==> flow/design.v <==
module tb_dp #(
    parameter BHT_ENTERIES    = 128,
    parameter BTB_ENTERIES    = 32,
    parameter INSTR_SIZE_BYTE = 4
) 
(
    clk,
    rst_n,
    in_fetch_pc,
    in_fetch_nop,
    in_exe_pc,
    in_exe_nop,
    in_exe_branch_taken,
    in_exe_branch_offset,
    out_pc_offset,
    out_fetch_branch_taken
);
input clk;
input rst_n;
input in_fetch_nop;
input [INSTR_SIZE_BYTE*8-1 :0] in_fetch_pc;
input in_exe_nop;
input [INSTR_SIZE_BYTE*8-1 :0] in_exe_pc;
input in_exe_branch_taken;
input [INSTR_SIZE_BYTE*8-1 :0] in_exe_branch_offset;
output [INSTR_SIZE_BYTE*8-1 :0] out_pc_offset;
output out_fetch_branch_taken;
reg [1:0] bht_entry [0:BHT_ENTERIES-1];
reg [INSTR_SIZE_BYTE*8-1 :0] btb_entry [0:BTB_ENTERIES-1];
reg [24:0] btb_tag [0:BTB_ENTERIES-1];
assign out_pc_offset = btb_entry[in_fetch_pc[6:2]];
assign out_fetch_branch_taken = bht_entry[in_fetch_pc[8:2]][1]&&(btb_tag[in_fetch_pc[6:2]]==in_fetch_pc[31:7]);
always@(posedge clk or negedge rst_n) begin
    if(rst_n) begin
        if(!in_exe_nop) begin
            if(in_exe_branch_taken) begin
                bht_entry[in_exe_pc[8:2]]  <= (bht_entry[in_exe_pc[8:2]]==2'b11) ? bht_entry[in_exe_pc[8:2]] : bht_entry[in_exe_pc[8:2]] + 1'b1   ;
                btb_entry[in_exe_pc[6:2]]  <=  in_exe_branch_offset;
                btb_tag[in_exe_pc[6:2]]    <=  in_exe_pc[31:7];
            end
            else if(!in_exe_branch_taken) begin
                bht_entry[in_exe_pc[8:2]]  <= (bht_entry[in_exe_pc[8:2]]==2'b00) ? bht_entry[in_exe_pc[8:2]] : bht_entry[in_exe_pc[8:2]] - 1'b1   ;
            end
        end
    end
    else if(!rst_n) begin
        bht_entry[0]  <=   0 ;bht_entry[1]  <=   0 ;bht_entry[2]  <=   0 ;bht_entry[3]  <=   0 ;bht_entry[4]  <=   0 ;bht_entry[5]  <=   0 ;bht_entry[6]  <=   0 ;bht_entry[7]  <=   0 ;bht_entry[8]  <=   0 ;bht_entry[9]  <=   0 ;
        bht_entry[10]  <=   0 ;bht_entry[11]  <=   0 ;bht_entry[12]  <=   0 ;bht_entry[13]  <=   0 ;bht_entry[14]  <=   0 ;bht_entry[15]  <=   0 ;bht_entry[16]  <=   0 ;bht_entry[17]  <=   0 ;bht_entry[18]  <=   0 ;bht_entry[19]  <=   0 ;
        bht_entry[20]  <=   0 ;bht_entry[21]  <=   0 ;bht_entry[22]  <=   0 ;bht_entry[23]  <=   0 ;bht_entry[24]  <=   0 ;bht_entry[25]  <=   0 ;bht_entry[26]  <=   0 ;bht_entry[27]  <=   0 ;bht_entry[28]  <=   0 ;bht_entry[29]  <=   0 ;
        bht_entry[30]  <=   0 ;bht_entry[31]  <=   0 ;bht_entry[32]  <=   0 ;bht_entry[33]  <=   0 ;bht_entry[34]  <=   0 ;bht_entry[35]  <=   0 ;bht_entry[36]  <=   0 ;bht_entry[37]  <=   0 ;bht_entry[38]  <=   0 ;bht_entry[39]  <=   0 ;
        bht_entry[40]  <=   0 ;bht_entry[41]  <=   0 ;bht_entry[42]  <=   0 ;bht_entry[43]  <=   0 ;bht_entry[44]  <=   0 ;bht_entry[45]  <=   0 ;bht_entry[46]  <=   0 ;bht_entry[47]  <=   0 ;bht_entry[48]  <=   0 ;bht_entry[49]  <=   0 ;
        bht_entry[50]  <=   0 ;bht_entry[51]  <=   0 ;bht_entry[52]  <=   0 ;bht_entry[53]  <=   0 ;bht_entry[54]  <=   0 ;bht_entry[55]  <=   0 ;bht_entry[56]  <=   0 ;bht_entry[57]  <=   0 ;bht_entry[58]  <=   0 ;bht_entry[59]  <=   0 ;
        bht_entry[60]  <=   0 ;bht_entry[61]  <=   0 ;bht_entry[62]  <=   0 ;bht_entry[63]  <=   0 ;bht_entry[64]  <=   0 ;bht_entry[65]  <=   0 ;bht_entry[66]  <=   0 ;bht_entry[67]  <=   0 ;bht_entry[68]  <=   0 ;bht_entry[69]  <=   0 ;
        bht_entry[70]  <=   0 ;bht_entry[71]  <=   0 ;bht_entry[72]  <=   0 ;bht_entry[73]  <=   0 ;bht_entry[74]  <=   0 ;bht_entry[75]  <=   0 ;bht_entry[76]  <=   0 ;bht_entry[77]  <=   0 ;bht_entry[78]  <=   0 ;bht_entry[79]  <=   0 ;
        bht_entry[80]  <=   0 ;bht_entry[81]  <=   0 ;bht_entry[82]  <=   0 ;bht_entry[83]  <=   0 ;bht_entry[84]  <=   0 ;bht_entry[85]  <=   0 ;bht_entry[86]  <=   0 ;bht_entry[87]  <=   0 ;bht_entry[88]  <=   0 ;bht_entry[89]  <=   0 ;
        bht_entry[90]  <=   0 ;bht_entry[91]  <=   0 ;bht_entry[92]  <=   0 ;bht_entry[93]  <=   0 ;bht_entry[94]  <=   0 ;bht_entry[95]  <=   0 ;bht_entry[96]  <=   0 ;bht_entry[97]  <=   0 ;bht_entry[98]  <=   0 ;bht_entry[99]  <=   0 ;
        bht_entry[100]  <=   0 ;bht_entry[101]  <=   0 ;bht_entry[102]  <=   0 ;bht_entry[103]  <=   0 ;bht_entry[104]  <=   0 ;bht_entry[105]  <=   0 ;bht_entry[106]  <=   0 ;bht_entry[107]  <=   0 ;bht_entry[108]  <=   0 ;bht_entry[109]  <=   0 ;
        bht_entry[110]  <=   0 ;bht_entry[111]  <=   0 ;bht_entry[112]  <=   0 ;bht_entry[113]  <=   0 ;bht_entry[114]  <=   0 ;bht_entry[115]  <=   0 ;bht_entry[116]  <=   0 ;bht_entry[117]  <=   0 ;bht_entry[118]  <=   0 ;bht_entry[119]  <=   0 ;
        bht_entry[120]  <=   0 ;bht_entry[121]  <=   0 ;bht_entry[122]  <=   0 ;bht_entry[123]  <=   0 ;bht_entry[124]  <=   0 ;bht_entry[125]  <=   0 ;bht_entry[126]  <=   0 ;bht_entry[127]  <=   0 ;
        btb_entry[0]  <=   0;
        btb_tag[0]    <=   0;
        btb_entry[1]  <=   0;
        btb_tag[1]    <=   0;
        btb_entry[2]  <=   0;
        btb_tag[2]    <=   0;
        btb_entry[3]  <=   0;
        btb_tag[3]    <=   0;
        btb_entry[4]  <=   0;
        btb_tag[4]    <=   0;
        btb_entry[5]  <=   0;
        btb_tag[5]    <=   0;
        btb_entry[6]  <=   0;
        btb_tag[6]    <=   0;
        btb_entry[7]  <=   0;
        btb_tag[7]    <=   0;
        btb_entry[8]  <=   0;
        btb_tag[8]    <=   0;
        btb_entry[9]  <=   0;
        btb_tag[9]    <=   0;
        btb_entry[10]  <=   0;
        btb_tag[10]    <=   0;
        btb_entry[11]  <=   0;
        btb_tag[11]    <=   0;
        btb_entry[12]  <=   0;
        btb_tag[12]    <=   0;
        btb_entry[13]  <=   0;
        btb_tag[13]    <=   0;
        btb_entry[14]  <=   0;
        btb_tag[14]    <=   0;
        btb_entry[15]  <=   0;
        btb_tag[15]    <=   0;
        btb_entry[16]  <=   0;
        btb_tag[16]    <=   0;
        btb_entry[17]  <=   0;
        btb_tag[17]    <=   0;
        btb_entry[18]  <=   0;
        btb_tag[18]    <=   0;
        btb_entry[19]  <=   0;
        btb_tag[19]    <=   0;
        btb_entry[20]  <=   0;
        btb_tag[20]    <=   0;
        btb_entry[21]  <=   0;
        btb_tag[21]    <=   0;
        btb_entry[22]  <=   0;
        btb_tag[22]    <=   0;
        btb_entry[23]  <=   0;
        btb_tag[23]    <=   0;
        btb_entry[24]  <=   0;
        btb_tag[24]    <=   0;
        btb_entry[25]  <=   0;
        btb_tag[25]    <=   0;
        btb_entry[26]  <=   0;
        btb_tag[26]    <=   0;
        btb_entry[27]  <=   0;
        btb_tag[27]    <=   0;
        btb_entry[28]  <=   0;
        btb_tag[28]    <=   0;
        btb_entry[29]  <=   0;
        btb_tag[29]    <=   0;
        btb_entry[30]  <=   0;
        btb_tag[30]    <=   0;
        btb_entry[31]  <=   0;
        btb_tag[31]    <=   0;
    end
end
endmodule
export LEC_CHECK = 0
export CAP_MARGIN = 20
export CORE_MARGIN = 2
export CORE_UTILIZATION = 63
export SLEW_MARGIN = 20
create_clock -name core_clock -period 5.42 [get_ports {clk}]
run.sh (not shown) runs the stock make flow with config.mk's settings and CLKGATE_MAP_FILE=.
The first run reached the layout checks and failed them: setup timing.
Change:
CAP_MARGIN = 5   (was 20)
CORE_UTILIZATION = 72   (was 63)
CTS_CLUSTER_SIZE = 14   (was default)
SETUP_SLACK_MARGIN = -0.17   (was default)
clock period = 5.4 ns   (was 5.42 ns; I/O delays follow)
Result:
- The changed run finished but fails on setup timing
- hold slack gains 0.13 ns
- cell count is lower by 2.9%
- area after synthesis does not change
- design area decreases by 1.1%
- clock-buffer cell count shrinks by 4
- setup slack gets worse by 0.21 ns
- global-route usage climbs by 6.6 points
- clock power stays flat
- core utilization is higher by 10 points
Change:
CAP_MARGIN = 20   (was 5)
CORE_UTILIZATION = 30   (was 72)
CTS_CLUSTER_SIZE = default   (was 14)
SETUP_SLACK_MARGIN = 0.5   (was -0.17)
clock period = 9.57 ns   (was 5.4 ns; I/O delays follow)
Effect:
- This time the run finished with timing, DRC and antenna clean
- worst hold slack improved by 0.29 ns
- die area goes up by 140%
- cell count goes up by 21%
- global-route usage goes down by 31 points
- utilization goes down by 50 points
- synthesized cell count is unchanged
- power goes down by 42%
- clock power goes down by 38%
Change:
CORE_UTILIZATION = 72   (was 30)
HOLD_SLACK_MARGIN = -0.09   (was default)
SETUP_SLACK_MARGIN = default   (was 0.5)
clock period = 2.75 ns   (was 9.57 ns; I/O delays follow)
=> This time the run failed in clock tree synthesis (4_1_cts). Die size decreases by 58%. Area after synthesis stays the same. Synthesized cell count does not change.

* * *

## P
Starts from the design.v that is shown in full above.
make LEC_CHECK=0 CAP_MARGIN=35 CORE_ASPECT_RATIO=0.71 CORE_MARGIN=2 CORE_UTILIZATION=72 CTS_CLUSTER_DIAMETER=211 CTS_CLUSTER_SIZE=14 PLACE_DENSITY=0.64 SETUP_SLACK_MARGIN=1.41 SLEW_MARGIN=20 finish   # period 5.31 ns
P: complete, dirty (negative setup slack)
Inputs modified between P and Q:
==> flow/config.mk <==
export PLATFORM = sky130hd
export DESIGN_NAME = tb_dp
export DESIGN_NICKNAME = tb_dp
export VERILOG_FILES = /design/flow/design.v
export SDC_FILE = /design/flow/constraint.sdc
export NUM_CORES = 4
export LEC_CHECK = 0
export CAP_MARGIN = 20
export CORE_MARGIN = 2
export CORE_UTILIZATION = 9
export SETUP_SLACK_MARGIN = 0.5
export SLEW_MARGIN = 20
==> flow/constraint.sdc <==
create_clock -name core_clock -period 13.0 [get_ports {clk}]
set_input_delay 2.6000 -clock core_clock [delete_from_list [all_inputs] [get_ports {clk}]]
set_output_delay 2.6000 -clock core_clock [all_outputs]
set_load 0.01 [all_outputs]
Q improves on P in flop-to-flop setup slack.
The sole clean run among P and Q is Q.
P: flow complete, layout not clean; failing: negative setup slack
Summary of Q over P: via count went down, worst path buffer plus inverter count went down, internal power summed over all cells went down, critical path depth went down, cell area after layout went up.
The following lists how R was set up differently from Q:
diff --git a/flow/config.mk b/flow/config.mk
--- a/flow/config.mk
+++ b/flow/config.mk
@@ -10 +10 @@
-export CORE_UTILIZATION = 9
+export CORE_UTILIZATION = 60
==> flow/constraint.sdc <==
create_clock -name core_clock -period 6.75 [get_ports {clk}]
set_input_delay 1.3500 -clock core_clock [delete_from_list [all_inputs] [get_ports {clk}]]
set_output_delay 1.3500 -clock core_clock [all_outputs]
set_load 0.01 [all_outputs]
Findings:
[R] combinational share of cell area rose 3.7 points relative to Q
Final cell utilization of the core (lower): Q
Against Q, R comes in 3.01 ns lower on minimum setup slack after placement.
Diff R and Q: register share of the cell area lower in Q
Diff Q -> R: setup slack shrank by 1.11 ns, final worst-path cycle share now larger, global routing met1 resource utilization rose by 52 points.
or4_4 as the highest-delay cell along the critical path was reported by R, and a2111oi_0 by Q.
The inputs of S differ from those of R as listed below.
diff --git a/flow/config.mk b/flow/config.mk
--- a/flow/config.mk
+++ b/flow/config.mk
@@ -8 +8 @@
-export CAP_MARGIN = 20
+export CAP_MARGIN = 40
@@ -10,2 +10,4 @@
-export CORE_UTILIZATION = 60
-export SETUP_SLACK_MARGIN = 0.5
+export CORE_UTILIZATION = 70
+export CTS_CLUSTER_DIAMETER = 69
+export CTS_CLUSTER_SIZE = 14
+export SETUP_SLACK_MARGIN = 1.46
==> flow/constraint.sdc <==
create_clock -name core_clock -period 5.61 [get_ports {clk}]
set_input_delay 1.1220 -clock core_clock [delete_from_list [all_inputs] [get_ports {clk}]]
set_output_delay 1.1220 -clock core_clock [all_outputs]
set_load 0.01 [all_outputs]
==> comparison <==
Of R and S, R shows the lower overall power of the completed layout, with S above it. NOTE cell area after layout R->S increased slightly. Against R, S reports a first-pass GRT wire length that is lower. S reports a lower sum of routed wire length over all layers than R does. When S is measured against R, its number of buffers added for setup after CTS turns out 60 higher. Clock-buffer cell count, R and S, lower one = S. Of R and S, just one finished clean: R.
Here is what was changed in the inputs of T compared with S.
diff --git a/flow/config.mk b/flow/config.mk
--- a/flow/config.mk
+++ b/flow/config.mk
@@ -8 +8,2 @@
-export CAP_MARGIN = 40
+export CAP_MARGIN = 35
+export CORE_ASPECT_RATIO = 0.71
@@ -10,2 +11,2 @@
-export CORE_UTILIZATION = 70
-export CTS_CLUSTER_DIAMETER = 69
+export CORE_UTILIZATION = 72
+export CTS_CLUSTER_DIAMETER = 211
@@ -13 +14,2 @@
-export SETUP_SLACK_MARGIN = 1.46
+export PLACE_DENSITY = 0.64
+export SETUP_SLACK_MARGIN = 0.45
==> flow/constraint.sdc <==
create_clock -name core_clock -period 5.31 [get_ports {clk}]
set_input_delay 1.0620 -clock core_clock [delete_from_list [all_inputs] [get_ports {clk}]]
set_output_delay 1.0620 -clock core_clock [all_outputs]
set_load 0.01 [all_outputs]
--- outcome ---
- T finished all stages; layout check result: FAIL, due to negative setup slack.
- T ended up with a lower smallest hold slack than S did.
- Against S, T comes in 3.2 points higher on global-route usage.
- Tally of filler cells in the layout: T and S compared, higher one is S
Power figures rest on the tool's default switching activity, not on a simulated workload.
